===== flow/config.mk =====
export PLATFORM = sky130hd
export DESIGN_NAME = arm7_execute
export DESIGN_NICKNAME = arm7_execute
export VERILOG_FILES = /design/flow/design.v
export SDC_FILE = /design/flow/constraint.sdc
export NUM_CORES = 4
export LEC_CHECK = 0
export ABC_AREA = 0
export CAP_MARGIN = 20
export CELL_PAD_IN_SITES_GLOBAL_PLACEMENT = 3
export CORE_ASPECT_RATIO = 0.57
export CORE_MARGIN = 9
export CORE_UTILIZATION = 19
export CTS_CLUSTER_DIAMETER = 57
export CTS_CLUSTER_SIZE = 86
export GPL_ROUTABILITY_DRIVEN = 1
export GPL_TIMING_DRIVEN = 0
export HOLD_SLACK_MARGIN = 0.24
export PLACE_DENSITY_LB_ADDON = 0.04
export SETUP_SLACK_MARGIN = -0.6
export SLEW_MARGIN = 40
export TNS_END_PERCENT = 60

===== flow/constraint.sdc =====
create_clock -name core_clock -period 18.6 [get_ports {clk}]
set_input_delay 3.7200 -clock core_clock [delete_from_list [all_inputs] [get_ports {clk}]]
set_output_delay 3.7200 -clock core_clock [all_outputs]
set_load 0.01 [all_outputs]

===== flow/design.v =====
module alu(opcode, operand_1, operand_2, result, nzcv_old, nzcv, c_from_shifter, isWriteback);
parameter N = 32; 
input[3:0] opcode;	 
input wire [N-1:0] operand_1;  
input wire [N-1:0] operand_2;
input wire[3:0] nzcv_old;  
input wire c_from_shifter; 
output reg isWriteback;  
output reg[N-1:0] result;  
output reg [3:0] nzcv; 	 
reg cin;
reg cout;
reg[N-1:0] neg;
always @(*) begin
	cin = 0;
	cout = 0;
	neg = 0;
	nzcv= nzcv_old;
	case(opcode)
		4'd0: begin
			result = operand_1 & operand_2;
			nzcv[1] = c_from_shifter;
			isWriteback = 1;
		end
		4'd1: begin
			result = operand_1 ^ operand_2;
			isWriteback = 1;
			nzcv[1] = c_from_shifter;
		end
		4'd2: begin
			neg = -operand_2;
			{cin, result[N-2:0]} = operand_1[N-2:0]+neg[N-2:0]; 
			{cout, result[N-1]} = cin+ operand_1[N-1]+neg[N-1];
			nzcv[1]  = cout;	 
			nzcv[0] = cin^cout;  
			isWriteback = 1;
		end
		4'd3: begin
			neg = -operand_1;
			{cin, result[N-2:0]} = operand_2[N-2:0]+neg[N-2:0]; 
			{cout, result[N-1]} = cin+ operand_2[N-1]+neg[N-1];
			nzcv[1]  = cout;	 
			nzcv[0] = cin^cout;  
			isWriteback = 1;
		end
		4'd4: begin
			{cin, result[N-2:0]} = operand_1[N-2:0]+operand_2[N-2:0]; 
			{cout, result[N-1]} = cin+ operand_1[N-1]+operand_2[N-1];
			nzcv[1]  = cout;	 
			nzcv[0] = cin^cout;  
			isWriteback = 1;
		end
		4'd5: begin
			{cin, result[N-2:0]} = operand_1[N-2:0]+operand_2[N-2:0]+nzcv_old[1]; 
			{cout, result[N-1]} = cin+ operand_1[N-1]+operand_2[N-1];
			nzcv[1]  = cout;	 
			nzcv[0] = cin^cout;  
			isWriteback = 1;
		end
		4'd6: begin
			neg = -operand_2;
			{cin, result[N-2:0]} = operand_1[N-2:0]+neg[N-2:0]+nzcv_old[1]-1; 
			{cout, result[N-1]} = cin+ operand_1[N-1]+neg[N-1];
			nzcv[1]  = cout;	 
			nzcv[0] = cin^cout;  
			isWriteback = 1;
		end
		4'd7: begin
			neg = -operand_1;
			{cin, result[N-2:0]} = operand_2[N-2:0]+neg[N-2:0]+nzcv_old[1]-1; 
			{cout, result[N-1]} = cin+ operand_2[N-1]+neg[N-1];
			nzcv[1]  = cout;	 
			nzcv[0] = cin^cout;  
			isWriteback = 1;
		end
		4'd8: begin
			result = operand_1 & operand_2;
			isWriteback = 0;
			nzcv[1] = c_from_shifter;
		end
		4'd9: begin
			result = operand_1 ^ operand_2;
			isWriteback = 0;
			nzcv[1] = c_from_shifter;
		end
		4'd10: begin
			neg = -operand_2;
			{cin, result[N-2:0]} = operand_1[N-2:0]+neg[N-2:0]; 
			{cout, result[N-1]} = cin+ operand_1[N-1]+neg[N-1];
			nzcv[1]  = cout;	 
			nzcv[0] = cin^cout;  
			isWriteback = 0;
		end
		4'd11: begin
			{cin, result[N-2:0]} = operand_1[N-2:0]+operand_2[N-2:0]; 
			{cout, result[N-1]} = cin+ operand_1[N-1]+operand_2[N-1];
			nzcv[1]  = cout;	 
			nzcv[0] = cin^cout;  
			isWriteback = 0;
		end
		4'd12: begin
			result = operand_1 | operand_2;
			isWriteback = 1;
			nzcv[1] = c_from_shifter;
		end
		4'd13: begin
			result = operand_2;
			isWriteback = 1;
			nzcv[1] =c_from_shifter;
		end
		4'd14: begin
			result = operand_1 & (~operand_2);
			isWriteback = 1;
			nzcv[1] =c_from_shifter;
		end
		4'd15: begin
			result = ~operand_2;
			isWriteback = 1;
			nzcv[1] = c_from_shifter;
		end
	endcase
	nzcv[3] = result[N-1]; 	 
	nzcv[2] = (result == 0);  
end
endmodule
module bshift(instr_bit_25,imm_value, Rm, Rs, operand2, cin, c_to_alu, direct_data, use_shifter);
	parameter n=32;
	input [n-1:0] direct_data;
	input use_shifter;
	input instr_bit_25;  
	input [11:0] imm_value;  
	input [n-1:0] Rm;
	input [n-1:0] Rs;
	output [n-1:0] operand2;  
	input cin;
	output reg c_to_alu;
	wire instr_bit_25;
	wire [11:0] imm_value;
	reg [n-1:0] in;
	reg [n-1:0] out;
	reg [7:0] shiftby;  
	reg [n-1:0] junk;
	assign operand2 =(use_shifter==1)?out:direct_data ;
	always @* begin 
		in = 0;
		shiftby = 0;
		junk = 0;
		out = 0;
		c_to_alu = 0;
		if (instr_bit_25) begin
			in[n-1:8] = 0;
			in[7:0] = imm_value[7:0];
			shiftby[0]=0;
			shiftby[7:4]=4'd0;
			shiftby[4:1] = imm_value[11:8];
			{junk,out} = {in,in} >> shiftby[7:0];
			if(shiftby[7:0]==0) c_to_alu = cin;
			else c_to_alu = out[31];
		end
		else begin  
			if(imm_value[6:4] == 0) begin
				in = Rm;
				{c_to_alu,out} = {cin ,in} << imm_value[11:7];
			end
			if(imm_value[6:4] == 3'd1) begin
				in = Rm;
				shiftby[7:0] = Rs[7:0];
				{c_to_alu,out} = {cin,in} << shiftby[7:0];
			end
			if(imm_value[6:4] == 3'd2) begin
				in = Rm;
				{out, c_to_alu} = {in,cin} >> imm_value[11:7];
			end
			if(imm_value[6:4] == 3'd3) begin
				in = Rm;
				shiftby[7:0] = Rs[7:0];
				{out, c_to_alu} = {in,cin} >> shiftby[7:0];
			end
			if(imm_value[6:4] == 3'd4) begin
				in = Rm;
				if(in[n-1]){junk,out, c_to_alu} = {32'hFFFFFFFF,in,cin} >> imm_value[11:7];
				else {out, c_to_alu} = {in,cin} >> imm_value[11:7];
			end
			if(imm_value[6:4] == 3'd5) begin
				in = Rm;
				shiftby[7:0] = Rs[7:0];
				if(in[n-1]) {junk,out, c_to_alu} = {32'hFFFFFFFF,in,cin} >> shiftby[7:0];
				else {out,c_to_alu} = {in,cin} >> shiftby[7:0];
			end
			if((imm_value[6:4] == 3'd6)&&(imm_value[11:7]!=5'd0)) begin
				in = Rm;
				{junk,out,c_to_alu} = {in,in,cin} >> imm_value[11:7];
			end
			if(imm_value[6:4] == 3'd7) begin
				in=Rm;
				shiftby[7:0] = Rs[7:0];
				{junk,out,c_to_alu} = {in,in,cin} >> shiftby[4:0];  
			end
			if((imm_value[6:4] == 3'd6)&&(imm_value[11:7]==5'd0)) begin
				in= Rm;
				{out, c_to_alu} = {cin, in};
			end
		end
	end
endmodule 
module cond ( nzcv,  condition_code, will_this_be_executed);
input wire[3:0] nzcv;
input wire[3:0] condition_code;
output reg will_this_be_executed;
always @* begin
case(condition_code)
	0: begin	 
	if(nzcv[2] == 1)  will_this_be_executed = 1;
	else will_this_be_executed = 0;	
	end
	1: begin  
	if(nzcv[2] == 0)  will_this_be_executed = 1;
	else will_this_be_executed = 0;	
	end
	2: begin  
	if(nzcv[1] == 1)  will_this_be_executed = 1;
	else will_this_be_executed = 0;	
	end	
	3: begin  
	if(nzcv[1] == 0)  will_this_be_executed = 1;
	else will_this_be_executed = 0;	
	end	
	4: begin  
	if(nzcv[3] == 1)  will_this_be_executed = 1;
	else will_this_be_executed = 0;	
	end	
	5: begin  
	if(nzcv[3] == 0)  will_this_be_executed = 1;
	else will_this_be_executed = 0;	
	end	
	6: begin  
	if(nzcv[0] == 1)  will_this_be_executed = 1;
	else will_this_be_executed = 0;	
	end	
	7: begin  
	if(nzcv[0] == 0)  will_this_be_executed = 1;
	else will_this_be_executed = 0;	
	end	
	8: begin  
	if(nzcv[1] == 1 && nzcv[2] == 0)  will_this_be_executed = 1;
	else will_this_be_executed = 0;	
	end	
	9: begin  
	if(nzcv[1] == 0 && nzcv[2] == 1)  will_this_be_executed = 1;
	else will_this_be_executed = 0;	
	end	
	10: begin  
	if(nzcv[3] == nzcv[0])  will_this_be_executed = 1;
	else will_this_be_executed = 0;	
	end	
	11: begin  
	if(nzcv[3] != nzcv[0])  will_this_be_executed = 1;
	else will_this_be_executed = 0;	
	end	
	12: begin  
	if(nzcv[2] == 0 && nzcv[3] == nzcv[0])  will_this_be_executed = 1;
	else will_this_be_executed = 0;	
	end	
	13: begin  
	if(nzcv[2] == 0 || nzcv[3] != nzcv[0])  will_this_be_executed = 1;
	else will_this_be_executed = 0;	
	end	
	14: begin  
	will_this_be_executed = 1;	
	end	
	15: begin  
	will_this_be_executed = 1;
	end
endcase
end
endmodule
module multiplier(    Rs, Rm, result  );
parameter N = 32; 
output wire[N-1:0] result;
input wire[N-1:0] Rs;
input wire[N-1:0] Rm;
assign result = Rm*Rs;
endmodule
module inst_decode(ir, instr_type);
input wire [31:0] ir;
output reg[3:0] instr_type;
always@* begin
	instr_type = 9;
	if(ir[27] == 1 && ir[26] ==1) instr_type = 12;
	if(ir[27] == 1 && ir[26] == 0) begin
		if(ir[25] == 0) instr_type = 10;
		else if(ir[25] == 1) instr_type = 11;
	end
	if(ir[27] == 0 && ir[26] == 1) begin
		if(ir[25] == 0) instr_type = 8;
		else begin
			if(ir[4] == 1) instr_type = 9;
			if(ir[4] == 0) instr_type = 8;
		end
	end
	if(ir[27] == 0 && ir[26] == 0) begin
		if(ir[25] == 1) instr_type = 7;
		else begin
			if(ir[11:8] == 4'b1111 && ir[7:4] == 4'b0001) instr_type = 2;
			else if( (( ir[7] ==1) && (ir[4] == 1)) == 0) instr_type = 7;
			else if( ir[6] == 1) instr_type = 6;
			else if( ir[6] == 0 && ir[5] == 1 && ir[22] == 1) instr_type = 5;
			else if( ir[6] == 0 && ir[5] == 1 && ir[22] == 1) instr_type = 4;
			else if( ir[6] == 0 && ir[5] == 0 && ir[24] == 1) instr_type = 3;
			else if( ir[6] == 0 && ir[5] == 0 && ir[24] == 0 && ir[23] ==1) instr_type = 1;
			else if( ir[6] == 0 && ir[5] == 0 && ir[24] == 0 && ir[23] ==0) instr_type = 0;
		end
	end
end
endmodule
module arm7_execute (
	input             clk,
	input      [31:0] instr_i,   
	input      [31:0] rn_i,      
	input      [31:0] rd_i,      
	input      [31:0] rs_i,      
	input      [31:0] rm_i,      
	input      [31:0] pc_i,      
	input      [3:0]  nzcv_i,    
	output reg [31:0] result_o,
	output reg [3:0]  nzcv_o,
	output reg        wb_o,
	output reg        exec_o
);
localparam T_MULTIPLY          = 4'd0;
localparam T_DATA_PROCESSING   = 4'd7;
localparam T_LOAD_STORE        = 4'd8;
localparam T_BRANCH            = 4'd11;
localparam OP_SUB              = 4'd2;
localparam OP_ADD              = 4'd4;
reg [31:0] instr_q, rn_q, rd_q, rs_q, rm_q, pc_q;
reg [3:0]  nzcv_q;
always @(posedge clk) begin
	instr_q <= instr_i;
	rn_q    <= rn_i;
	rd_q    <= rd_i;
	rs_q    <= rs_i;
	rm_q    <= rm_i;
	pc_q    <= pc_i;
	nzcv_q  <= nzcv_i;
end
wire [3:0]  instr_type;
wire [31:0] mult_result;
wire [31:0] shifter_result;
wire        c_to_alu;
wire [31:0] alu_result;
wire [3:0]  alu_nzcv;
wire        alu_is_writeback;
wire        will_this_be_executed;
reg        use_shifter;
reg [31:0] alu_operand_1;
reg [31:0] alu_operand_2;
reg [3:0]  alu_opcode;
inst_decode InstructionDecoder(
	.ir(instr_q),
	.instr_type(instr_type)
);
multiplier Multiplier(
	.Rs(rs_q),
	.Rm(rm_q),
	.result(mult_result)
);
always @(*) begin
	alu_operand_2 = 0;
	case (instr_type)
		T_DATA_PROCESSING: begin
			alu_operand_1 = rn_q;
			use_shifter = 1;
			alu_opcode = instr_q[24:21];
		end
		T_MULTIPLY: begin
			alu_operand_1 = (instr_q[21] == 1) ? rd_q : 32'd0;	 
			alu_operand_2 = mult_result;
			use_shifter = 0;
			alu_opcode = OP_ADD;
		end
		T_BRANCH: begin
			alu_operand_1 = pc_q - 4;
			alu_operand_2 = (instr_q[23] == 1) ? {6'b111111, instr_q[23:0], 2'b00} : {6'b000000, instr_q[23:0], 2'b00};
			use_shifter = 0;
			alu_opcode = OP_ADD;
		end
		T_LOAD_STORE: begin
			alu_operand_1 = rn_q;
			use_shifter = 1;
			alu_opcode = (instr_q[23] == 1) ? OP_ADD : OP_SUB;
		end
		default: begin
			alu_operand_1 = rn_q;
			use_shifter = 1;
			alu_opcode = OP_ADD;
		end
	endcase
end
bshift BarrelShifter(
	.instr_bit_25(instr_q[25]),
	.imm_value(instr_q[11:0]),
	.Rs(rs_q),
	.Rm(rm_q),
	.cin(nzcv_q[1]),
	.direct_data(alu_operand_2),
	.use_shifter(use_shifter),
	.operand2(shifter_result),
	.c_to_alu(c_to_alu)
);
alu ALU(
	.opcode(alu_opcode),
	.operand_1(alu_operand_1),
	.operand_2(shifter_result),
	.nzcv_old(nzcv_q),
	.c_from_shifter(c_to_alu),
	.result(alu_result),
	.nzcv(alu_nzcv),
	.isWriteback(alu_is_writeback)
);
cond conditionFieldChecker(
	.nzcv(nzcv_q),
	.condition_code(instr_q[31:28]),
	.will_this_be_executed(will_this_be_executed)
);
always @(posedge clk) begin
	result_o <= alu_result;
	nzcv_o   <= alu_nzcv;
	wb_o     <= alu_is_writeback;
	exec_o   <= will_this_be_executed;
end
endmodule

===== flow/run.sh =====
#!/bin/bash
# the make line also repeats each setting of config.mk as NAME=value (left out here)
make -C /OpenROAD-flow-scripts/flow DESIGN_CONFIG=/design/flow/config.mk WORK_HOME=/design/flow/orfs CLKGATE_MAP_FILE= finish

==> results.cfg, run 1 <==
; yosys + openroad results
[route]
via_count = 47471
dr.pass1.iters = 6
wl_per_cell_um = 37.00
avgViaCountPerCell = 5.205
wl_mm = 337.4
ant_nets = 0
route.detailed.drc = 0
drt-initial-drc-count = 5636

[clock_network]
cts_made_buffers = 29
h-tree-depth = 1
cts.repair.resized = 0
cts_root_buf = clkbuf_16
clk_path_buf_depth = 3
post-cts-setup-buffers = 0
clkSinkCount = 233
hold_buffers = 0
clock_latency_ns = 0.76
path_clk_slew_ns = 0.08
cts_tree = yes

[sta]
rsz0062_at_grt = no
timing.final.crit_share_pct = 94.02
tns_ns = 0
finalHoldViolations = 0
layout_min_cycle_time_ns = 17.49
finalMaxSlewViolations = 0
max_clock_freq_mhz = 57.18
worst_pin_slew_ns = 1.071
fin_skew_ns = 0.04937
finalSetupViolations = 0
slew_headroom_pct = 28.47

[finish]
area_growth_pct = 20.66
utilization_pct = 23.22
fin_nets = 6892

[critical_path]
reg2reg_from = rm_q[9]
arrival_ns = 18.09
crit_family = AND-OR/OR-AND gates
critPathMaxStageDelay_ns = 0.85
cp-startpoint = rm_q[9]
required_ns = 19.21
endpoint_kind = flop
cpMostUsedCell = fa_1
critical_path_buf_inv_count = 8
worst-path-max-fanout = 10
cp-endpoint = nzcv_o[2]
rrSetupSlack_ns = 1.11
cp_num_cells = 52
r2r_end = nzcv_o[2]
reg2reg_depth = 52
crit_type = flop to flop
startpoint_type = flop
cpMaxStageDelayCell = dfxtp_1

[global_route]
met1_usage_pct = 44.41
grtUsageMet2_pct = 28.87
use_met3_pct = 9.236
grt_pass1_wl_mm = 444.8
antenna_found_initial = 45
busiest_layer = met1
gr-total-overflow = 0
grt_max_degree = 20
grt_pass1_vias = 46054
grt_util_all_layers_pct = 25.84

[power_and_ir_drop]
intPower_mw = 4.702
p_per_area_nw_per_um2 = 235.6
p_comb_share_pct = 89.9
ir_drop_mv = 1.005
p_total_mw = 12.51
p_leak_nw = 21.84
comb_power_mw = 11.3
clock_net_power_mw = 0.649
seq_power_mw = 0.609
clkPwrFrac_pct = 5.2
switchingPower_mw = 7.810
p_sw_share_pct = 62.42
seq_power_share_pct = 4.9
top_power_group = combinational cells

[synthesis]
yosysSeqAreaShare_pct = 10.60
ys_ff = 233
ff_type = dfxtp_1
simple_gate_share_pct = 21.81
xor_area_share_pct = 5.651
area_leaders = fa_1 19%, dfxtp_1 11%, ha_1 8.2%, nand2_1 5.1%, and2_1 4.7%
mux_share_pct = 4.534
edf_count = 0
async_flop_share_pct = 0
top_cell = nand2_1
ys_sh_adder_pct = 27.12
top_logic_kind = adder cells
synthCells = 5640
syn_area_um2 = 44020
yosys_warnings = 5
syn_avg_cell_area_um2 = 7.804
top_cell_area_share_pct = 18.97
ys_area_um2 = 44020
yosysUniqueCellTypes = 114
common_cells = 595 x nand2_1, 534 x inv_1, 417 x fa_1
yosys.area.top_type = fa_1
aoi_share_pct = 22.14
syn_nets = 6541
ys_cells = 5640

[worst_hold_path]
min_path_type = flop to flop
holdPathStages = 1
hold_start = instr_q[30]
worstHoldEndpoint = exec_o

[die]
fp.dieH_um = 381.4
coreArea_um2 = 228700
rows = 132
io_pins = 235
die_w_um = 655.5
initCoreUtil_pct = 19.24
die_area_um2 = 250000

[placed_design]
hpwl_mm = 294.0
gp_congestion = 0.9955
io_buffers = 234

[outcome]
outcome = complete, no violations

[run]
warnings = 90
drv_cap = 0
-- per-layer routing --
layer / part of all wire (%) / vias to the layer above / routed length (µm)
li1: - / 20536 / -
met1: 56 / 24772 / 190100
met2: 32 / 2025 / 107000
met3: 11 / 128 / 37130
met4: 0.95 / 10 / 3197
met5: 0.018 / - / 61
-- layout make-up --
| class | count | area, µm² |
|---|---|---|
| Antenna cell | 26 | 65.06 |
| Buffer | 383 | 1759 |
| Clock buffer | 31 | 743.2 |
| Clock inverter | 22 | 297.8 |
| Fill cell | 25414 | 175600 |
| Inverter | 537 | 2016 |
| Multi-Input combinational cell | 4487 | 36540 |
| Sequential cell | 233 | 4674 |
| Tap cell | 3082 | 3856 |
| Timing Repair Buffer | 320 | 3159 |
-- stage by stage --
stage / setup slack (ns) / area, µm² / hold WS [ns] / instances
final: 1.113 / 53110 / 0.5851 / 9121
after detailed placement: 1.394 / 51830 / 0.5532 / 9036
after floorplan: 6.469 / 44020 / 0.4881 / 5640
after CTS: 1.300 / 52870 / 0.5687 / 9089
after global routing: 0.3533 / 53040 / 0.6079 / 9095
after global placement: -0.7125 / 50210 / 0.5798 / 8956
==> run 2, diff against run 1 <==
Settings changed: ABC_AREA 0 to default, CELL_PAD_IN_SITES_GLOBAL_PLACEMENT 3 to default, CORE_ASPECT_RATIO 0.57 to default, CORE_MARGIN 9 to 2, CORE_UTILIZATION 19 to 59, CTS_CLUSTER_DIAMETER 57 to default, CTS_CLUSTER_SIZE 86 to default, GPL_ROUTABILITY_DRIVEN 1 to default, GPL_TIMING_DRIVEN 0 to default, HOLD_SLACK_MARGIN 0.24 to -0.08, PLACE_DENSITY_LB_ADDON 0.04 to default, SETUP_SLACK_MARGIN -0.6 to -1.01, SLEW_MARGIN 40 to 20, TNS_END_PERCENT 60 to 5.
Clock period 18.6 ns to 10.1 ns, I/O delays scaled along.
==> run 2 against run 1 <==
Compared with the run above:
- now fails the layout checks on negative setup slack
- non-clock buffer count rose by 639
- cell count fell by 16%
- register-to-register slack got worse by 2.9 ns
- cell area rose by 6.4%
- count of clock-buffer cells in the layout rose by 11
- synthesized cell count did not move
- wire length fell by 35%
- synthesized area did not move
- sequential power rose by 84%
- worst hold slack got worse by 0.022 ns
- first-iteration DRC count rose by 66%
==> results.cfg, run 2 <==
; yosys + openroad results
[outcome]
outcome = failed layout checks
checkFailReasons = negative setup slack

[sta]
layout_min_cycle_time_ns = 11.88
fin_ws_ns = -1.783
worst_pin_slew_ns = 1.359
slew_headroom_pct = 8.455
finalHoldViolations = 0
max_clock_freq_mhz = 84.15
rsz0062_at_grt = yes
timing.final.crit_share_pct = 117.7
finalSetupViolations = 15
fin_skew_ns = 0.03861
tns_ns = -12.18
finalMaxSlewViolations = 0

[critical_path]
reg2reg_from = rm_q[7]
endpoint_kind = flop
startpoint_type = flop
required_ns = 10.64
crit_type = flop to flop
cpMaxStageDelayCell = fa_1
cp_num_cells = 49
critPathMaxStageDelay_ns = 0.56
worst-path-max-fanout = 7
r2r_end = nzcv_o[2]
cpMostUsedCell = buf_4
arrival_ns = 12.43
rrSetupSlack_ns = -1.78
reg2reg_depth = 49
cp-endpoint = nzcv_o[2]
cp-startpoint = rm_q[7]
critical_path_buf_inv_count = 11
crit_family = adder cells

[run]
warnings = 95
drv_cap = 0

[synthesis]
yosysSeqAreaShare_pct = 10.60
syn_area_um2 = 44020
mux_share_pct = 4.534
common_cells = 595 x nand2_1, 534 x inv_1, 417 x fa_1
top_cell = nand2_1
top_logic_kind = adder cells
ys_cells = 5640
ff_type = dfxtp_1
aoi_share_pct = 22.14
yosysUniqueCellTypes = 114
yosys_warnings = 5
simple_gate_share_pct = 21.81
yosys.area.top_type = fa_1
syn_avg_cell_area_um2 = 7.804
async_flop_share_pct = 0
area_leaders = fa_1 19%, dfxtp_1 11%, ha_1 8.2%, nand2_1 5.1%, and2_1 4.7%
synthCells = 5640
edf_count = 0
ys_ff = 233
syn_nets = 6541
ys_area_um2 = 44020
xor_area_share_pct = 5.651
ys_sh_adder_pct = 27.12
top_cell_area_share_pct = 18.97

[global_route]
grt_util_all_layers_pct = 54.81
grt_pass1_vias = 51924
antenna_found_initial = 23
grt_pass1_wl_mm = 319.4
gr-total-overflow = 0
grt_max_degree = 46

[power_and_ir_drop]
seq_power_mw = 1.12
p_sw_share_pct = 53.66
clkPwrFrac_pct = 4.4
top_power_group = combinational cells
clock_net_power_mw = 1.12
switchingPower_mw = 13.76
p_comb_share_pct = 91.3
comb_power_mw = 23.4
ir_drop_mv = 1.331
p_leak_nw = 25.64
p_per_area_nw_per_um2 = 454.1
seq_power_share_pct = 4.4
intPower_mw = 11.89

[route]
dr.pass1.iters = 13
wl_mm = 220.8
avgViaCountPerCell = 6.983
via_count = 53322
drt-initial-drc-count = 9328
wl_per_cell_um = 28.91
ant_nets = 0
route.detailed.drc = 0

[die]
rows = 100
die_area_um2 = 76800
fp.dieH_um = 277.1
io_pins = 235
die_w_um = 277.1
initCoreUtil_pct = 59.32
coreArea_um2 = 74200

[clock_network]
cts_tree = yes
clock_latency_ns = 0.65
cts_root_buf = clkbuf_16
h-tree-depth = 1
path_clk_slew_ns = 0.06
cts_made_buffers = 28
clk_path_buf_depth = 3
clkSinkCount = 233

[placed_design]
gp_congestion = 1.210
io_buffers = 234
hpwl_mm = 171.3
placed_area_um2 = 54600

[finish]
fin_nets = 7530
fillers = 5172
area_growth_pct = 28.33
finalInstanceArea_um2 = 56480
utilization_pct = 76.13

[worst_hold_path]
min_path_type = flop to flop
holdPathStages = 1
worstHoldEndpoint = exec_o
hold_start = instr_q[30]
run 2: final cells by class:
type	instances	area [µm²]	area share [%]
Multi-Input combinational cell	4487	36640	64.87
Tap cell	969	1212	2.146
Sequential cell	233	4697	8.316
Timing Repair Buffer	1342	10890	19.28
Inverter	537	2016	3.569
Antenna cell	16	40.04	0.07088
Clock inverter	10	131.4	0.2326
Clock buffer	42	854.6	1.513
run 2: routing by layer:
| metal | share of wire, % | vias to the layer above | track usage [%] |
|---|---|---|---|
| met5 | 0.13 | - | 2.564 |
| met4 | 10 | 14 | 41.32 |
| met3 | 16 | 1672 | 21.57 |
| met2 | 40 | 5004 | 78.80 |
| met1 | 34 | 24884 | 65.67 |
| li1 | - | 21748 | - |
run 2: stage by stage:
stage          worst slack, ns  hold WS [ns]  std cells  power, mW
2_1_floorplan           -1.106        0.4881       5640      12.21
3_3_place_gp            -1.669        0.5314       7551      20.22
3_5_place_dp            -2.006        0.5402       7551      21.19
4_1_cts                 -1.338        0.5645       7611      22.88
5_1_grt                 -1.989        0.5840       7622      26.56
6_report                -1.783        0.5634       7636      25.65
run 2: repair_timing:
item                                    in CTS  in global routing
resized                                     50                115
endpoints found under the setup margin       6                  7
hold endpoints to repair                     0                  0
pin swaps                                   25                108
buffers inserted                             8                 18
hold buffers                                 0                  0
==> run 3, diff against run 2 <==
Settings changed: ABC_AREA from default to 1, CORE_UTILIZATION 59 to 72, CTS_CLUSTER_DIAMETER from default to 330, CTS_CLUSTER_SIZE from default to 99, HOLD_SLACK_MARGIN -0.08 to default, SETUP_SLACK_MARGIN -1.01 to default, TNS_END_PERCENT 5 to 10.
Clock period 10.1 ns to 8.44 ns, I/O delays scaled along.
==> run 3 against run 2 <==
Compared with the run above:
- the flow now stops in 5_1_grt
- synthesized cell count up 31%
- synthesized area up 3.8%
- die size down 15%
==> results.cfg, run 3 <==
; implementation run metrics
[outcome]
outcome = stopped before the end
stop_stage = 5_1_grt
error_line = [ERROR GRT-0116] Global routing finished with congestion. Check the congestion regions in the DRC Viewer.

[synthesis]
ff_type = dfxtp_1
syn_area_um2 = 45700
yosys_warnings = 5
top_cell = nand2_1
yosysSeqAreaShare_pct = 10.21
yosys.area.top_type = fa_1
area_leaders = fa_1 18%, nand2_1 18%, inv_1 10%, dfxtp_1 10%, nand3_1 8.6%
yosysUniqueCellTypes = 68
ys_area_um2 = 45700
syn_nets = 8314
common_cells = 2163 x nand2_1, 1273 x inv_1, 786 x nand3_1
ys_ff = 233
top_logic_kind = simple AND/OR/NAND/NOR gates
top_cell_area_share_pct = 18.27
ys_sh_adder_pct = 26.13
synthCells = 7413
aoi_share_pct = 9.301
syn_avg_cell_area_um2 = 6.165
async_flop_share_pct = 0
ys_cells = 7413
simple_gate_share_pct = 35.89
mux_share_pct = 0.1314
xor_area_share_pct = 4.446
edf_count = 0

[die]
die_area_um2 = 65500
fp.dieH_um = 255.9
io_pins = 235
rows = 92
coreArea_um2 = 62970
die_w_um = 255.9
initCoreUtil_pct = 72.58

[global_route]
gr-total-overflow = 1986
grt_util_all_layers_pct = 95.28

[clock_network]
clkSinkCount = 233
h-tree-depth = 1
cts_root_buf = clkbuf_16
clk_path_buf_depth = 3
cts_made_buffers = 6

[placed_design]
placed_area_um2 = 56120
hpwl_mm = 187.7
io_buffers = 234
gp_congestion = 1.350
-- run 3: stage by stage --
step	worst slack [ns]	util, %	hold WS, ns	TNS, ns	cells
2_1_floorplan	-1.027	-	0.4539	-4.229	7413
3_5_place_dp	-2.723	89.13	0.4952	-42.59	9207
4_1_cts	-2.191	91.52	0.5215	-35.68	9289
3_3_place_gp	-1.896	89.13	0.4735	-27.69	9207
-- run 3: layer usage --
| metal | GRT usage, % | GRT overflow |
|---|---|---|
| met2 | 105.8 | 1099 |
| met5 | 73.10 | 23 |
| met4 | 96.69 | 496 |
| met3 | 87.60 | 141 |
| met1 | 92.69 | 227 |
-- run 3: timing repair --
item | 4_1_cts
hold buffers | 0
buffers inserted | 75
pin swaps | 78
setup endpoints to repair | 26
gates resized | 212
hold endpoints to repair | 0
==> run 4, diff against run 3 <==
Settings changed: ABC_AREA 1 to default, CORE_UTILIZATION 72 to 66, CTS_CLUSTER_DIAMETER 330 to default, CTS_CLUSTER_SIZE 99 to 40, TNS_END_PERCENT 10 to default.
Clock period 8.44 ns to 7.3 ns, I/O delays scaled along.
==> run 4 against run 3 <==
Compared with the run above:
- the flow again stops in 5_1_grt
- die size rose by 5.0%
- synthesized area is 3.7% lower
- synthesized cell count decreased by 24%
==> results.cfg, run 4 <==
; implementation run metrics
[die]
coreArea_um2 = 65860
io_pins = 235
initCoreUtil_pct = 66.83
die_area_um2 = 68770
fp.dieH_um = 262.2
die_w_um = 262.2
rows = 94

[synthesis]
syn_nets = 6541
yosysUniqueCellTypes = 114
yosys.area.top_type = fa_1
aoi_share_pct = 22.14
mux_share_pct = 4.534
ff_type = dfxtp_1
synthCells = 5640
top_logic_kind = adder cells
syn_avg_cell_area_um2 = 7.804
yosysSeqAreaShare_pct = 10.60
ys_sh_adder_pct = 27.12
async_flop_share_pct = 0
simple_gate_share_pct = 21.81
edf_count = 0
ys_area_um2 = 44020
area_leaders = fa_1 19%, dfxtp_1 11%, ha_1 8.2%, nand2_1 5.1%, and2_1 4.7%
yosys_warnings = 5
top_cell = nand2_1
ys_cells = 5640
ys_ff = 233
top_cell_area_share_pct = 18.97
common_cells = 595 x nand2_1, 534 x inv_1, 417 x fa_1
syn_area_um2 = 44020
xor_area_share_pct = 5.651

[global_route]
grt_util_all_layers_pct = 92.30
gr-total-overflow = 1881

[clock_network]
h-tree-depth = 1
cts_root_buf = clkbuf_16
clk_path_buf_depth = 3
cts_made_buffers = 27
clkSinkCount = 233

[placed_design]
hpwl_mm = 177.3
placed_area_um2 = 58880
io_buffers = 234
dp_worst_setup_slack_ns = -4.578
gp_congestion = 1.361

[outcome]
outcome = stopped before the end
stop_stage = 5_1_grt
error_line = [ERROR GRT-0116] Global routing finished with congestion. Check the congestion regions in the DRC Viewer.
[run 4: routing by layer]
layer | GRT overflow | global-route usage [%]
met1 | 110 | 89.69
met2 | 1074 | 104.4
met3 | 113 | 83.68
met4 | 563 | 93.80
met5 | 21 | 60.98
[run 4: through the flow]
step,cells,hold slack [ns]
after CTS,8158,0.5645
after detailed placement,8019,0.5387
after global placement,8019,0.5299
after floorplan,5640,0.4881
[run 4: timing repair]
action	4_1_cts
hold buffers	0
cloned	1
setup endpoints to repair	30
pin swaps	132
gates resized	349
buffers inserted	102
endpoints found under the hold margin	0
==> run 5, diff against run 4 <==
Settings changed: ABC_AREA from default to 0, CORE_UTILIZATION 66 to 35, CTS_CLUSTER_SIZE 40 to 87, MIN_ROUTING_LAYER from default to met2, PLACE_DENSITY_LB_ADDON from default to 0.2, SLEW_MARGIN 20 to 40.
Clock period 7.3 ns to 10.0 ns, I/O delays scaled along.
==> run 5 against run 4 <==
Compared with the run above:
- the run again fails in 5_1_grt
- synthesized area is the same
- synthesized cell count stayed put
- die size rose by 87%
==> results.cfg, run 5 <==
; implementation run metrics
[outcome]
outcome = stopped before the end
stop_stage = 5_1_grt
error_line = [ERROR GRT-0116] Global routing finished with congestion. Check the congestion regions in the DRC Viewer.

[clock_network]
h-tree-depth = 1
cts_made_buffers = 31
clkSinkCount = 233
clk_path_buf_depth = 3
cts_root_buf = clkbuf_16
hold_buffers = 0

[placed_design]
io_buffers = 234
gp_congestion = 1.204
hpwl_mm = 221.5
dp_cells = 8613

[synthesis]
common_cells = 595 x nand2_1, 534 x inv_1, 417 x fa_1
ys_cells = 5640
yosys_warnings = 5
synthCells = 5640
top_logic_kind = adder cells
syn_nets = 6541
xor_area_share_pct = 5.651
syn_area_um2 = 44020
simple_gate_share_pct = 21.81
ys_area_um2 = 44020
top_cell = nand2_1
mux_share_pct = 4.534
ff_type = dfxtp_1
top_cell_area_share_pct = 18.97
syn_avg_cell_area_um2 = 7.804
area_leaders = fa_1 19%, dfxtp_1 11%, ha_1 8.2%, nand2_1 5.1%, and2_1 4.7%
async_flop_share_pct = 0
edf_count = 0
yosys.area.top_type = fa_1
yosysSeqAreaShare_pct = 10.60
ys_ff = 233
ys_sh_adder_pct = 27.12
aoi_share_pct = 22.14
yosysUniqueCellTypes = 114

[die]
rows = 130
fp.dieH_um = 358.6
io_pins = 235
die_area_um2 = 128600
initCoreUtil_pct = 35.14
coreArea_um2 = 125200
die_w_um = 358.6

[global_route]
grt_util_all_layers_pct = 72.11
gr-total-overflow = 85
run 5: metal layers:
layer | GRT overflow | global-route usage, %
met5 | 16 | 64.63
met4 | 4 | 45.94
met3 | 65 | 85.90
met2 | 0 | 74.51
met1 | - | -
run 5: repair_timing:
action | in CTS
gates resized | 160
pin swaps | 52
cloned | 0
endpoints found under the hold margin | 0
buffers inserted | 32
setup endpoints to repair | 17
run 5: metrics by stage:
stage	utilization, %	hold WS [ns]	setup slack (ns)	instance area, µm²
after global placement	46.69	0.5215	-2.304	58480
after floorplan	-	0.4881	-1.206	44220
after detailed placement	46.71	0.5363	-2.315	58500
after CTS	48.26	0.5418	-1.588	60440
==> run 6, diff against run 5 <==
Settings changed: ABC_AREA 0 to default, CELL_PAD_IN_SITES_DETAIL_PLACEMENT from default to 1, CELL_PAD_IN_SITES_GLOBAL_PLACEMENT from default to 2, CORE_ASPECT_RATIO from default to 0.84, CORE_MARGIN 2 to 7, CORE_UTILIZATION 35 to 61, CTS_CLUSTER_DIAMETER from default to 113, CTS_CLUSTER_SIZE 87 to 53, GPL_ROUTABILITY_DRIVEN from default to 0, HOLD_SLACK_MARGIN from default to -0.03, PLACE_DENSITY from default to 0.79, PLACE_DENSITY_LB_ADDON 0.2 to default, SETUP_SLACK_MARGIN from default to 1.18, SLEW_MARGIN 40 to 15, TNS_END_PERCENT from default to 25.
Clock period 10.0 ns to 21.3 ns, I/O delays scaled along.
==> run 6 against run 5 <==
Compared with the run above:
- the flow stops in 3_1_place_gp_skip_io
- die size down 38%
- synthesized cell count unchanged
- synthesized area unchanged
==> results.cfg, run 6 <==
; implementation run metrics
[synthesis]
yosys.area.top_type = fa_1
ys_sh_adder_pct = 27.12
ys_ff = 233
syn_avg_cell_area_um2 = 7.804
syn_area_um2 = 44020
area_leaders = fa_1 19%, dfxtp_1 11%, ha_1 8.2%, nand2_1 5.1%, and2_1 4.7%
ys_cells = 5640
xor_area_share_pct = 5.651
top_cell_area_share_pct = 18.97
aoi_share_pct = 22.14
top_cell = nand2_1
yosys_warnings = 5
yosysUniqueCellTypes = 114
async_flop_share_pct = 0
edf_count = 0
simple_gate_share_pct = 21.81
common_cells = 595 x nand2_1, 534 x inv_1, 417 x fa_1
top_logic_kind = adder cells
ff_type = dfxtp_1
ys_area_um2 = 44020
mux_share_pct = 4.534
yosysSeqAreaShare_pct = 10.60
synthCells = 5640
syn_nets = 6541

[die]
initCoreUtil_pct = 61.46
die_area_um2 = 79900
coreArea_um2 = 71620
rows = 90
fp.dieH_um = 260.2
die_w_um = 307.1

[outcome]
stop_stage = 3_1_place_gp_skip_io
error_line = [ERROR GPL-0301] Utilization 112.531 % exceeds 100%.
outcome = stopped before the end
==> run 7, diff against run 6 <==
Settings changed: CAP_MARGIN 20 to 0, CELL_PAD_IN_SITES_DETAIL_PLACEMENT 1 to default, CORE_ASPECT_RATIO 0.84 to default, CORE_MARGIN 7 to 4, CORE_UTILIZATION 61 to 64, CTS_CLUSTER_DIAMETER 113 to 194, CTS_CLUSTER_SIZE 53 to default, GPL_ROUTABILITY_DRIVEN 0 to default, GPL_TIMING_DRIVEN from default to 0, HOLD_SLACK_MARGIN -0.03 to default, MIN_ROUTING_LAYER met2 to default, PLACE_DENSITY 0.79 to default, SETUP_SLACK_MARGIN 1.18 to default, SLEW_MARGIN 15 to 30, TNS_END_PERCENT 25 to default.
Clock period 21.3 ns to 13.0 ns, I/O delays scaled along.
==> run 7 against run 6 <==
Compared with the run above:
- the flow again stops in 3_1_place_gp_skip_io
- synthesized cell count did not move
- synthesized area unchanged
- die size down 8.6%
==> results.cfg, run 7 <==
; implementation run metrics
[synthesis]
top_logic_kind = adder cells
ys_sh_adder_pct = 27.12
yosysSeqAreaShare_pct = 10.60
common_cells = 595 x nand2_1, 534 x inv_1, 417 x fa_1
area_leaders = fa_1 19%, dfxtp_1 11%, ha_1 8.2%, nand2_1 5.1%, and2_1 4.7%
ys_cells = 5640
top_cell_area_share_pct = 18.97
yosys.area.top_type = fa_1
async_flop_share_pct = 0
ys_ff = 233
ff_type = dfxtp_1
syn_nets = 6541
ys_area_um2 = 44020
edf_count = 0
yosysUniqueCellTypes = 114
synthCells = 5640
top_cell = nand2_1
xor_area_share_pct = 5.651
aoi_share_pct = 22.14
yosys_warnings = 5
mux_share_pct = 4.534
simple_gate_share_pct = 21.81
syn_avg_cell_area_um2 = 7.804
syn_area_um2 = 44020

[outcome]
stop_stage = 3_1_place_gp_skip_io
outcome = stopped before the end
error_line = [ERROR GPL-0301] Utilization 119.073 % exceeds 100%.

[die]
die_area_um2 = 73040
fp.dieH_um = 270.3
rows = 95
die_w_um = 270.3
initCoreUtil_pct = 65.08
coreArea_um2 = 67630
==> run 8, diff against run 7 <==
Settings changed: ABC_AREA from default to 1, CELL_PAD_IN_SITES_GLOBAL_PLACEMENT 2 to default, CORE_MARGIN 4 to 2, CORE_UTILIZATION 64 to 65, CTS_CLUSTER_DIAMETER 194 to 59, CTS_CLUSTER_SIZE from default to 49, GPL_ROUTABILITY_DRIVEN from default to 0, GPL_TIMING_DRIVEN 0 to 1, HOLD_SLACK_MARGIN from default to 0.29, PLACE_DENSITY_LB_ADDON from default to 0.12, SETUP_SLACK_MARGIN from default to -0.6, SLEW_MARGIN 30 to 20, TNS_END_PERCENT from default to 60.
Clock period 13.0 ns to 13.8 ns, I/O delays scaled along.
==> run 8 against run 7 <==
Compared with the run above:
- synthesized cell count grew 31%
- now clean on timing, DRC and antenna
- synthesized area grew 3.8%
- die size shrank 0.81%
==> results.cfg, run 8 <==
; yosys + openroad results
[outcome]
outcome = complete, no violations

[route]
ant_nets = 0
highest-signal-layer = met5
drt-initial-drc-count = 9317
wl_mm = 189.2
dr.pass1.iters = 17
wl_per_cell_um = 22.51
route.detailed.drc = 0
avgViaCountPerCell = 6.234
via_count = 52406
wl_met1_mm = 65.99
wl_met2_mm = 72.25
routed-wl-met3_mm = 34.83

[placed_design]
placed_area_um2 = 48460
hpwl_mm = 147.6
io_buffers = 234

[power_and_ir_drop]
seq_power_mw = 0.851
ir_drop_mv = 1.085
clkPwrFrac_pct = 5.6
p_leak_nw = 26.76
top_power_group = combinational cells
seq_power_share_pct = 5.8
clock_net_power_mw = 0.817
switchingPower_mw = 9.013
p_sw_share_pct = 61.50
comb_power_mw = 13.0
intPower_mw = 5.642
p_total_mw = 14.65
p_comb_share_pct = 88.6
p_per_area_nw_per_um2 = 295.6

[run]
warnings = 90
drv_cap = 0

[sta]
max_clock_freq_mhz = 79.62
worst_pin_slew_ns = 1.240
fin_skew_ns = 0.03868
finalMaxSlewViolations = 0
finalSetupViolations = 0
layout_min_cycle_time_ns = 12.56
slew_headroom_pct = 16.45
tns_ns = 0
rsz0062_at_grt = no
finalHoldViolations = 0
timing.final.crit_share_pct = 91.01

[synthesis]
ys_area_um2 = 45700
top_logic_kind = simple AND/OR/NAND/NOR gates
aoi_share_pct = 9.301
syn_nets = 8314
ys_sh_adder_pct = 26.13
yosysUniqueCellTypes = 68
ys_ff = 233
ys_cells = 7413
ff_type = dfxtp_1
yosys.area.top_type = fa_1
async_flop_share_pct = 0
syn_avg_cell_area_um2 = 6.165
xor_area_share_pct = 4.446
yosys_warnings = 5
mux_share_pct = 0.1314
syn_area_um2 = 45700
top_cell_area_share_pct = 18.27
yosysSeqAreaShare_pct = 10.21
area_leaders = fa_1 18%, nand2_1 18%, inv_1 10%, dfxtp_1 10%, nand3_1 8.6%
simple_gate_share_pct = 35.89
synthCells = 7413
top_cell = nand2_1
edf_count = 0
common_cells = 2163 x nand2_1, 1273 x inv_1, 786 x nand3_1

[die]
die_w_um = 269.2
fp.dieH_um = 269.2
die_area_um2 = 72440
initCoreUtil_pct = 65.48
rows = 97
coreArea_um2 = 69790
io_pins = 235

[global_route]
grt_pass1_wl_mm = 280.5
grt_util_all_layers_pct = 50.29
grt_pass1_vias = 48760
antenna_found_initial = 11
gr-total-overflow = 0
grt_max_degree = 73

[clock_network]
path_clk_slew_ns = 0.10
h-tree-depth = 1
clock_latency_ns = 0.62
clk_path_buf_depth = 3
hold_buffers = 0
post-cts-setup-buffers = 0
cts_tree = yes
cts_made_buffers = 24
cts.repair.resized = 0
clkSinkCount = 233
cts_root_buf = clkbuf_16

[critical_path]
critPathMaxStageDelay_ns = 0.82
cpMaxStageDelayCell = dfxtp_1
reg2reg_from = rs_q[2]
reg2reg_depth = 57
critical_path_buf_inv_count = 7
endpoint_kind = flop
required_ns = 14.34
worst-path-max-fanout = 18
crit_type = flop to flop
cp-startpoint = rs_q[2]
cpMostUsedCell = nand2_1
startpoint_type = flop
arrival_ns = 13.10
rrSetupSlack_ns = 1.24
cp_num_cells = 57
crit_family = adder cells
r2r_end = nzcv_o[2]
cp-endpoint = nzcv_o[2]

[worst_hold_path]
min_path_type = flop to flop
hold_start = nzcv_q[2]
worstHoldEndpoint = exec_o
holdPathStages = 2

[finish]
seq_area_um2 = 4667
finalInstanceArea_um2 = 49570
area_growth_pct = 8.474
logic_area_um2 = 34730
fin_nets = 8342
fillers = 6070
utilization_pct = 71.03
## run 8: final cells by class
type	instances	share of cell area, %
multi-input cells	5549	70.07
inverters	1321	10.00
flip-flops and latches	233	9.415
repair buffers	312	5.906
well taps	940	2.373
clock buffers	24	1.212
clock inverters	20	0.9894
diodes	7	0.03534
## run 8: metal layers
| metal | vias to the layer above | global-route usage (%) |
|---|---|---|
| met4 | 32 | 29.61 |
| met3 | 1138 | 24.83 |
| li1 | 23071 | - |
| met1 | 23697 | 62.61 |
| met2 | 4468 | 69.48 |
| met5 | - | 2.697 |
## run 8: through the flow
stage | worst slack [ns] | cells | hold slack, ns
5_1_grt | 0.4823 | 8403 | 0.5327
4_1_cts | 1.722 | 8399 | 0.5021
6_report | 1.241 | 8406 | 0.5094
3_3_place_gp | 2.060 | 8355 | 0.5064
2_1_floorplan | 3.694 | 7413 | 0.4539
3_5_place_dp | 1.844 | 8355 | 0.4913
==> run 9, diff against run 8 <==
Settings changed: CAP_MARGIN 0 to 20, CORE_UTILIZATION 65 to 19, HOLD_SLACK_MARGIN 0.29 to 0.24.
==> run 9 against run 8 <==
Compared with the run above:
- synthesized cell count stayed put
- critical endpoint unchanged
- first-iteration DRC count shrank 53%
- core utilization is 49 points lower
- global-route usage down 30 points
- cell area grew 7.2%
- maximum frequency shrank 2.7%
- power is 8.9% higher
- critical path type unchanged
- largest power group unchanged
==> results.cfg, run 9 <==
; yosys + openroad results
[outcome]
outcome = complete, no violations

[critical_path]
startpoint_type = flop
crit_type = flop to flop
reg2reg_depth = 52
cpMaxStageDelayCell = dfxtp_1
arrival_ns = 13.53
reg2reg_from = rm_q[12]
required_ns = 14.43
endpoint_kind = flop
cp-endpoint = nzcv_o[2]
rrSetupSlack_ns = 0.90
worst-path-max-fanout = 12
r2r_end = nzcv_o[2]
critPathMaxStageDelay_ns = 1.02
critical_path_buf_inv_count = 6
cp_num_cells = 52
cp-startpoint = rm_q[12]
cpMostUsedCell = nand2_1
crit_family = adder cells

[sta]
slew_headroom_pct = 17.17
rsz0062_at_grt = no
max_clock_freq_mhz = 77.50
fin_skew_ns = 0.03810
finalMaxSlewViolations = 0
finalSetupViolations = 0
tns_ns = 0
layout_min_cycle_time_ns = 12.90
finalHoldViolations = 0
fin_ws_ns = 0.8962
worst_pin_slew_ns = 1.229
holdWs_ns = 0.4731
timing.final.crit_share_pct = 93.51

[synthesis]
top_cell_area_share_pct = 18.27
common_cells = 2163 x nand2_1, 1273 x inv_1, 786 x nand3_1
syn_nets = 8314
top_logic_kind = simple AND/OR/NAND/NOR gates
area_leaders = fa_1 18%, nand2_1 18%, inv_1 10%, dfxtp_1 10%, nand3_1 8.6%
async_flop_share_pct = 0
simple_gate_share_pct = 35.89
xor_area_share_pct = 4.446
yosys.area.top_type = fa_1
ff_type = dfxtp_1
top_cell = nand2_1
ys_area_um2 = 45700
syn_area_um2 = 45700
ys_sh_adder_pct = 26.13
syn_avg_cell_area_um2 = 6.165
yosysSeqAreaShare_pct = 10.21
mux_share_pct = 0.1314
ys_cells = 7413
synthCells = 7413
yosysUniqueCellTypes = 68
yosys_warnings = 5
edf_count = 0
ys_ff = 233
aoi_share_pct = 9.301

[die]
coreArea_um2 = 239900
fp.dieH_um = 494.4
initCoreUtil_pct = 19.05
io_pins = 235
rows = 180
die_w_um = 494.4
die_area_um2 = 244500

[route]
wl_mm = 257.7
route.detailed.drc = 0
ant_nets = 0
via_count = 49272
dr.pass1.iters = 6
wl_per_cell_um = 24.02
avgViaCountPerCell = 4.592
drt-initial-drc-count = 4382

[power_and_ir_drop]
intPower_mw = 6.055
top_power_group = combinational cells
clock_net_power_mw = 1.15
p_comb_share_pct = 87.4
seq_power_mw = 0.859
comb_power_mw = 14.0
clkPwrFrac_pct = 7.2
p_per_area_nw_per_um2 = 300.3
seq_power_share_pct = 5.4
p_sw_share_pct = 62.07
switchingPower_mw = 9.910
ir_drop_mv = 0.4604
p_leak_nw = 27.19

[placed_design]
dp_worst_setup_slack_ns = 1.143
hpwl_mm = 215.1
placed_area_um2 = 51620
io_buffers = 234

[clock_network]
h-tree-depth = 2
cts_tree = yes
cts_made_buffers = 45
hold_buffers = 0
clkSinkCount = 233
clock_latency_ns = 0.69
cts.repair.resized = 0
clk_path_buf_depth = 3
cts_root_buf = clkbuf_16
post-cts-setup-buffers = 0
path_clk_slew_ns = 0.07

[worst_hold_path]
holdPathStages = 2
worstHoldEndpoint = exec_o
min_path_type = flop to flop
hold_start = nzcv_q[2]

[global_route]
grt_pass1_vias = 48800
antenna_found_initial = 11
grt_pass1_wl_mm = 363.6
grt_max_degree = 70
grt_util_all_layers_pct = 20.61
gr-total-overflow = 0

[finish]
fillers = 27639
finalInstanceArea_um2 = 53160
area_growth_pct = 16.33
fin_nets = 8401
utilization_pct = 22.16

[run]
drv_cap = 0
warnings = 90
run 9: final cells by class:
cell class	count	area (µm²)	area share (%)
Multi-Input combinational cell	5549	34750	65.37
Inverter	1321	4959	9.327
Sequential cell	233	4673	8.791
Tap cell	3185	3985	7.496
Timing Repair Buffer	350	3251	6.115
Clock buffer	49	1172	2.205
Clock inverter	34	349.1	0.6566
Antenna cell	8	20.02	0.03766
run 9: per-stage QoR:
stage | power (mW) | instances
finish | 15.96 | 10729
global route | 17.55 | 10727
CTS | 16.13 | 10721
detailed placement | 14.76 | 10638
global placement | 14.94 | 10638
floorplan | 9.334 | 7413
run 9: layer usage:
| metal | GRT usage, % | vias to the layer above | wire length [µm] |
|---|---|---|---|
| li1 | - | 23231 | - |
| met3 | 2.165 | 298 | 13590 |
| met2 | 32.29 | 1702 | 113200 |
| met4 | 8.253 | 10 | 11810 |
| met5 | 0 | - | 61 |
| met1 | 28.75 | 24031 | 119100 |
==> run 10, diff against run 9 <==
Settings changed: ABC_AREA 1 to default, CAP_MARGIN 20 to 30, CORE_UTILIZATION 19 to 42, CTS_CLUSTER_DIAMETER 59 to default, CTS_CLUSTER_SIZE 49 to 91, GPL_ROUTABILITY_DRIVEN 0 to 1, GPL_TIMING_DRIVEN 1 to default, HOLD_SLACK_MARGIN 0.24 to default, MAX_ROUTING_LAYER from default to met5, PLACE_DENSITY_LB_ADDON 0.12 to 0.04, SETUP_SLACK_MARGIN -0.6 to default, TNS_END_PERCENT 60 to default.
Clock period 13.8 ns to 8.54 ns, I/O delays scaled along.
==> run 10 against run 9 <==
Compared with the run above:
- now fails the layout checks on negative setup slack
- synthesized area is 3.7% lower
- flip-flop count unchanged
- sequential share of layout area down 1.4 points
- core utilization increased by 39 points
- maximum frequency is 15% higher
- wire length shrank 10%
- synthesized cell count down 24%
- critical path depth decreased by 5
==> results.cfg, run 10 <==
; yosys + openroad results
[synthesis]
yosysSeqAreaShare_pct = 10.60
syn_area_um2 = 44020
ys_cells = 5640
ys_sh_adder_pct = 27.12
edf_count = 0
async_flop_share_pct = 0
syn_nets = 6541
syn_avg_cell_area_um2 = 7.804
ys_area_um2 = 44020
xor_area_share_pct = 5.651
top_cell_area_share_pct = 18.97
top_cell = nand2_1
mux_share_pct = 4.534
ff_type = dfxtp_1
synthCells = 5640
yosys_warnings = 5
top_logic_kind = adder cells
ys_ff = 233
common_cells = 595 x nand2_1, 534 x inv_1, 417 x fa_1
aoi_share_pct = 22.14
yosysUniqueCellTypes = 114
yosys.area.top_type = fa_1
simple_gate_share_pct = 21.81
area_leaders = fa_1 19%, dfxtp_1 11%, ha_1 8.2%, nand2_1 5.1%, and2_1 4.7%

[global_route]
gr-total-overflow = 0
grt_max_degree = 35
grt_util_all_layers_pct = 42.02
grt_pass1_wl_mm = 335.6
antenna_found_initial = 12
grt_pass1_vias = 51338

[clock_network]
cts_root_buf = clkbuf_16
cts_tree = yes
clkSinkCount = 233
path_clk_slew_ns = 0.06
cts_made_buffers = 30
hold_buffers = 0
h-tree-depth = 1
clk_path_buf_depth = 3
clock_latency_ns = 0.69

[run]
warnings = 93
drv_cap = 0

[critical_path]
worst-path-max-fanout = 4
cp_num_cells = 47
reg2reg_depth = 47
cp-startpoint = rm_q[5]
startpoint_type = flop
critical_path_buf_inv_count = 4
rrSetupSlack_ns = -2.71
crit_type = flop to flop
endpoint_kind = flop
r2r_end = nzcv_o[2]
cpMostUsedCell = fa_1
arrival_ns = 11.81
cpMaxStageDelayCell = fa_1
reg2reg_from = rm_q[5]
required_ns = 9.10
critPathMaxStageDelay_ns = 0.56
cp-endpoint = nzcv_o[2]
crit_family = adder cells

[power_and_ir_drop]
p_leak_nw = 29.32
p_sw_share_pct = 50.81
clock_net_power_mw = 1.36
seq_power_mw = 1.31
top_power_group = combinational cells
seq_power_share_pct = 4.4
ir_drop_mv = 1.933
switchingPower_mw = 14.98
p_per_area_nw_per_um2 = 464.7
clkPwrFrac_pct = 4.6
intPower_mw = 14.50
comb_power_mw = 26.8
p_comb_share_pct = 90.9

[die]
io_pins = 235
die_w_um = 327.7
initCoreUtil_pct = 42.41
coreArea_um2 = 103800
die_area_um2 = 107400
rows = 118
fp.dieH_um = 327.7

[placed_design]
gp_congestion = 1.081
placed_area_um2 = 59850
dp_worst_setup_slack_ns = -3.139
hpwl_mm = 194.0
io_buffers = 234

[route]
via_count = 52031
wl_per_cell_um = 26.61
drt-initial-drc-count = 5638
wl_mm = 231.9
ant_nets = 0
dr.pass1.iters = 6
avgViaCountPerCell = 5.970
route.detailed.drc = 0

[sta]
fin_skew_ns = 0.04349
fin_ws_ns = -2.714
max_clock_freq_mhz = 88.86
finalSetupViolations = 22
finalHoldViolations = 0
timing.final.crit_share_pct = 131.8
rsz0062_at_grt = yes
tns_ns = -32.76
finalMaxSlewViolations = 0
layout_min_cycle_time_ns = 11.25
slew_headroom_pct = 26.66
worst_pin_slew_ns = 1.100
holdWs_ns = 0.5377

[finish]
fin_nets = 8209
area_growth_pct = 44.11
finalInstanceArea_um2 = 63430
fillers = 9421

[worst_hold_path]
worstHoldEndpoint = exec_o
min_path_type = flop to flop
holdPathStages = 1
hold_start = instr_q[30]

[outcome]
outcome = failed layout checks
checkFailReasons = negative setup slack
==> run 10: area by class of cell <==
type	count	area (µm²)	share of cell area [%]
clock inverter	14	196.4	0.3097
clock buffer	41	832.0	1.312
antenna	5	12.51	0.01973
timing repair buffer	2019	16180	25.52
multi-input combinational	4487	37750	59.51
inverter	537	2019	3.184
sequential	233	4713	7.431
tap	1380	1727	2.722
==> run 10: per-stage QoR <==
step,std cells,util [%],power (mW)
2_1_floorplan,5640,-,14.49
4_1_cts,8681,60.06,28.04
6_report,8716,61.11,29.48
3_3_place_gp,8572,57.65,25.14
5_1_grt,8711,61.10,31.57
3_5_place_dp,8573,57.66,25.45
==> run 10: routing by layer <==
layer	vias up	wire length (µm)	GRT usage, %
met2	2886	97670	63.19
met1	25407	96560	56.42
met5	-	59	0
met3	651	22630	8.448
met4	8	15010	23.09
li1	23079	-	-
==> run 10: what timing repair did <==
action | CTS | global route
endpoints found under the hold margin | 0 | 0
pin swaps | 120 | 101
setup buffers | 62 | 40
endpoints found under the setup margin | 25 | 29
cloned | 0 | 0
gates resized | 242 | 183
==> run 11, diff against run 10 <==
Settings changed: ABC_AREA from default to 0, CAP_MARGIN 30 to 20, CORE_UTILIZATION 42 to 58, CTS_CLUSTER_DIAMETER from default to 59, CTS_CLUSTER_SIZE 91 to 49, GPL_TIMING_DRIVEN from default to 1, HOLD_SLACK_MARGIN from default to -0.08, MAX_ROUTING_LAYER met5 to default, PLACE_DENSITY_LB_ADDON 0.04 to 0.12, SETUP_SLACK_MARGIN from default to -0.6, TNS_END_PERCENT from default to 60.
Clock period 8.54 ns to 8.89 ns, I/O delays scaled along.
==> run 11 against run 10 <==
Compared with the run above:
- synthesized area unchanged
- critical path depth rose by 2
- wire length is 2.5% higher
- sequential share of layout area grew 0.32 points
- global-route usage rose by 16 points
- critical endpoint unchanged
- die size decreased by 27%
- the layout still fails its checks (negative setup slack)
- count of clock-buffer cells in the layout decreased by 11
- core utilization is 19 points higher
- maximum frequency decreased by 8.5%
- critical path type unchanged
==> results.cfg, run 11 <==
; yosys + openroad results
[critical_path]
cp-endpoint = nzcv_o[2]
cpMostUsedCell = fa_1
crit_family = adder cells
reg2reg_depth = 49
cp-startpoint = rs_q[2]
crit_type = flop to flop
endpoint_kind = flop
r2r_end = nzcv_o[2]
cpMaxStageDelayCell = fa_1
cp_num_cells = 49
required_ns = 9.50
reg2reg_from = rs_q[2]
critPathMaxStageDelay_ns = 0.59
arrival_ns = 12.91
critical_path_buf_inv_count = 9
startpoint_type = flop
rrSetupSlack_ns = -3.41
worst-path-max-fanout = 11

[die]
fp.dieH_um = 279.5
coreArea_um2 = 75570
rows = 101
die_area_um2 = 78110
die_w_um = 279.5
io_pins = 235
initCoreUtil_pct = 58.25

[power_and_ir_drop]
intPower_mw = 13.76
top_power_group = combinational cells
p_comb_share_pct = 91.2
p_sw_share_pct = 53.72
ir_drop_mv = 1.458
comb_power_mw = 27.1
seq_power_share_pct = 4.2
clkPwrFrac_pct = 4.6
switchingPower_mw = 15.96
p_leak_nw = 28.15
seq_power_mw = 1.26
clock_net_power_mw = 1.36
p_per_area_nw_per_um2 = 488.5

[synthesis]
aoi_share_pct = 22.14
syn_nets = 6541
ys_cells = 5640
top_cell = nand2_1
syn_avg_cell_area_um2 = 7.804
xor_area_share_pct = 5.651
yosysSeqAreaShare_pct = 10.60
synthCells = 5640
ff_type = dfxtp_1
ys_area_um2 = 44020
simple_gate_share_pct = 21.81
common_cells = 595 x nand2_1, 534 x inv_1, 417 x fa_1
yosys.area.top_type = fa_1
yosys_warnings = 5
ys_sh_adder_pct = 27.12
async_flop_share_pct = 0
area_leaders = fa_1 19%, dfxtp_1 11%, ha_1 8.2%, nand2_1 5.1%, and2_1 4.7%
top_cell_area_share_pct = 18.97
syn_area_um2 = 44020
edf_count = 0
yosysUniqueCellTypes = 114
top_logic_kind = adder cells
ys_ff = 233
mux_share_pct = 4.534

[sta]
worst_pin_slew_ns = 1.282
finalSetupViolations = 23
finalHoldViolations = 0
layout_min_cycle_time_ns = 12.30
fin_ws_ns = -3.410
max_clock_freq_mhz = 81.30
fin_skew_ns = 0.07471
rsz0062_at_grt = yes
slew_headroom_pct = 14.50
timing.final.crit_share_pct = 138.4
finalMaxSlewViolations = 0
holdWs_ns = 0.5737

[clock_network]
path_clk_slew_ns = 0.08
cts_made_buffers = 28
cts_tree = yes
clk_path_buf_depth = 3
cts_root_buf = clkbuf_16
clock_latency_ns = 0.72
clkSinkCount = 233
h-tree-depth = 1

[global_route]
antenna_found_initial = 34
grt_util_all_layers_pct = 57.57
gr-total-overflow = 0
grt_pass1_wl_mm = 337.7
grt_max_degree = 44
grt_pass1_vias = 55011

[finish]
fin_nets = 8005
utilization_pct = 80.50
area_growth_pct = 38.22

[route]
avgViaCountPerCell = 6.945
ant_nets = 0
route.detailed.drc = 0
drt-initial-drc-count = 10291
dr.pass1.iters = 14
via_count = 56438
wl_mm = 237.8
wl_per_cell_um = 29.26

[placed_design]
io_buffers = 234
hpwl_mm = 177.9
gp_congestion = 1.215

[worst_hold_path]
worstHoldEndpoint = exec_o
min_path_type = flop to flop
hold_start = instr_q[30]
holdPathStages = 1

[outcome]
checkFailReasons = negative setup slack
outcome = failed layout checks

[run]
warnings = 93
drv_cap = 0
==> run 11: area by class of cell <==
| type | instances | area (µm²) |
|---|---|---|
| antenna | 23 | 57.56 |
| multi-input combinational | 4487 | 37160 |
| fill | 4792 | 14730 |
| inverter | 537 | 2023 |
| tap | 978 | 1224 |
| clock inverter | 21 | 342.8 |
| sequential | 233 | 4716 |
| timing repair buffer | 1817 | 14580 |
| clock buffer | 30 | 728.2 |
==> run 11: what timing repair did <==
action,in CTS,in global routing
hold buffers,0,0
setup endpoints to repair,18,22
setup buffers,33,27
gates resized,130,151
pin swaps,68,107
==> run 11: per-stage QoR <==
step	TNS (ns)	power, mW	cell area [µm²]	setup WS, ns	cells
final	-37.00	29.72	60840	-3.410	8126
after floorplan	-19.21	13.88	44240	-2.312	5640
after global placement	-23.57	23.38	58010	-2.362	8003
after CTS	-23.93	26.52	59890	-2.408	8084
after global routing	-43.53	31.03	60790	-3.586	8106
after detailed placement	-28.98	24.32	58010	-2.782	8003
==> run 11: routing by layer <==
metal / wire (µm) / track usage (%)
met1: 76680 / 65.03
met2: 93310 / 81.67
met3: 40950 / 28.89
met4: 26210 / 45.47
met5: 628 / 3.315
==> run 12, diff against run 11 <==
Settings changed: ABC_AREA 0 to default, CAP_MARGIN 20 to 0, CELL_PAD_IN_SITES_GLOBAL_PLACEMENT from default to 2, CORE_MARGIN 2 to 4, CORE_UTILIZATION 58 to 37, CTS_CLUSTER_DIAMETER 59 to 194, CTS_CLUSTER_SIZE 49 to default, GPL_ROUTABILITY_DRIVEN 1 to default, HOLD_SLACK_MARGIN -0.08 to default, PLACE_DENSITY_LB_ADDON 0.12 to default, SETUP_SLACK_MARGIN -0.6 to default, SLEW_MARGIN 20 to 30, TNS_END_PERCENT 60 to default.
Clock period 8.89 ns to 13.5 ns, I/O delays scaled along.
==> run 12 against run 11 <==
Compared with the run above:
- the run now finishes clean
- first-iteration DRC count decreased by 50%
- sequential share of layout area grew 1.6 points
- non-clock buffer count shrank 1297
==> results.cfg, run 12 <==
; yosys + openroad results
[route]
wl_per_cell_um = 31.00
drt-initial-drc-count = 5131
route.detailed.drc = 0
via_count = 45602
wl_mm = 228.6
avgViaCountPerCell = 6.185
ant_nets = 0
dr.pass1.iters = 6

[clock_network]
cts.repair.resized = 0
cts_root_buf = clkbuf_16
hold_buffers = 0
cts_made_buffers = 34
path_clk_slew_ns = 0.06
post-cts-setup-buffers = 0
h-tree-depth = 2
clock_latency_ns = 0.61
clkSinkCount = 233
cts_tree = yes
clk_path_buf_depth = 3

[placed_design]
hpwl_mm = 182.9
io_buffers = 234
gp_congestion = 1.008

[synthesis]
yosysSeqAreaShare_pct = 10.60
edf_count = 0
aoi_share_pct = 22.14
mux_share_pct = 4.534
syn_area_um2 = 44020
ys_cells = 5640
ff_type = dfxtp_1
top_cell = nand2_1
syn_avg_cell_area_um2 = 7.804
syn_nets = 6541
xor_area_share_pct = 5.651
top_logic_kind = adder cells
async_flop_share_pct = 0
ys_sh_adder_pct = 27.12
yosys_warnings = 5
ys_ff = 233
yosysUniqueCellTypes = 114
ys_area_um2 = 44020
simple_gate_share_pct = 21.81
area_leaders = fa_1 19%, dfxtp_1 11%, ha_1 8.2%, nand2_1 5.1%, and2_1 4.7%
top_cell_area_share_pct = 18.97
common_cells = 595 x nand2_1, 534 x inv_1, 417 x fa_1
synthCells = 5640
yosys.area.top_type = fa_1

[critical_path]
crit_type = flop to flop
cpMostUsedCell = fa_1
worst-path-max-fanout = 15
reg2reg_depth = 50
crit_family = adder cells
r2r_end = nzcv_o[2]
critPathMaxStageDelay_ns = 0.53
required_ns = 13.97
critical_path_buf_inv_count = 7
cp_num_cells = 50
arrival_ns = 13.32
cpMaxStageDelayCell = fa_1
rrSetupSlack_ns = 0.66
cp-endpoint = nzcv_o[2]
startpoint_type = flop
reg2reg_from = rs_q[4]
endpoint_kind = flop
cp-startpoint = rs_q[4]

[sta]
tns_ns = 0
max_clock_freq_mhz = 77.86
fin_skew_ns = 0.03529
layout_min_cycle_time_ns = 12.84
finalHoldViolations = 0
slew_headroom_pct = 23.80
finalMaxSlewViolations = 0
rsz0062_at_grt = no
worst_pin_slew_ns = 1.134
finalSetupViolations = 0
timing.final.crit_share_pct = 95.13

[run]
warnings = 92
drv_cap = 0

[global_route]
grt_pass1_wl_mm = 325.9
grt_max_degree = 44
grt_util_all_layers_pct = 35.39
grt_pass1_vias = 44508
antenna_found_initial = 8
gr-total-overflow = 0

[outcome]
outcome = complete, no violations

[die]
io_pins = 235
die_w_um = 352.9
fp.dieH_um = 352.9
die_area_um2 = 124500
coreArea_um2 = 118100
rows = 126
initCoreUtil_pct = 37.28

[power_and_ir_drop]
p_comb_share_pct = 87.5
top_power_group = combinational cells
clkPwrFrac_pct = 6.6
p_sw_share_pct = 55.33
intPower_mw = 6.356
comb_power_mw = 12.5
p_leak_nw = 21.50
p_per_area_nw_per_um2 = 283.7
ir_drop_mv = 0.6820
seq_power_mw = 0.842
switchingPower_mw = 7.872
seq_power_share_pct = 5.9
clock_net_power_mw = 0.935

[worst_hold_path]
hold_start = instr_q[30]
holdPathStages = 1
worstHoldEndpoint = exec_o
min_path_type = flop to flop

[finish]
fillers = 12302
utilization_pct = 42.47
area_growth_pct = 13.93
fin_nets = 6714
## run 12: stage by stage
stage	std cells	hold slack (ns)	worst slack (ns)	total power, mW	cell area (µm²)
detailed placement	7313	0.5607	0.4360	13.12	48990
global placement	7311	0.5465	0.7658	13.17	48940
CTS	7370	0.5892	0.3481	14.21	50080
global route	7370	0.6359	0.007774	15.48	50140
floorplan	5640	0.4881	1.369	9.067	44020
finish	7373	0.5782	0.6572	14.23	50150
## run 12: layer usage
metal	vias up	wire length, µm	GRT usage, %
li1	20106	-	-
met1	22712	100200	49.14
met2	2278	96320	53.09
met3	502	19690	6.843
met4	4	12370	16.03
met5	-	26	0
## run 12: layout make-up
cell class / count / area [µm²] / area share, %
Sequential cell: 233 / 4684 / 9.341
Tap cell: 1536 / 1922 / 3.832
Timing Repair Buffer: 520 / 4506 / 8.985
Inverter: 537 / 2016 / 4.019
Clock inverter: 13 / 158.9 / 0.3169
Clock buffer: 44 / 939.7 / 1.874
Antenna cell: 3 / 7.507 / 0.01497
Multi-Input combinational cell: 4487 / 35910 / 71.62
Power and IR drop assume default switching activity.
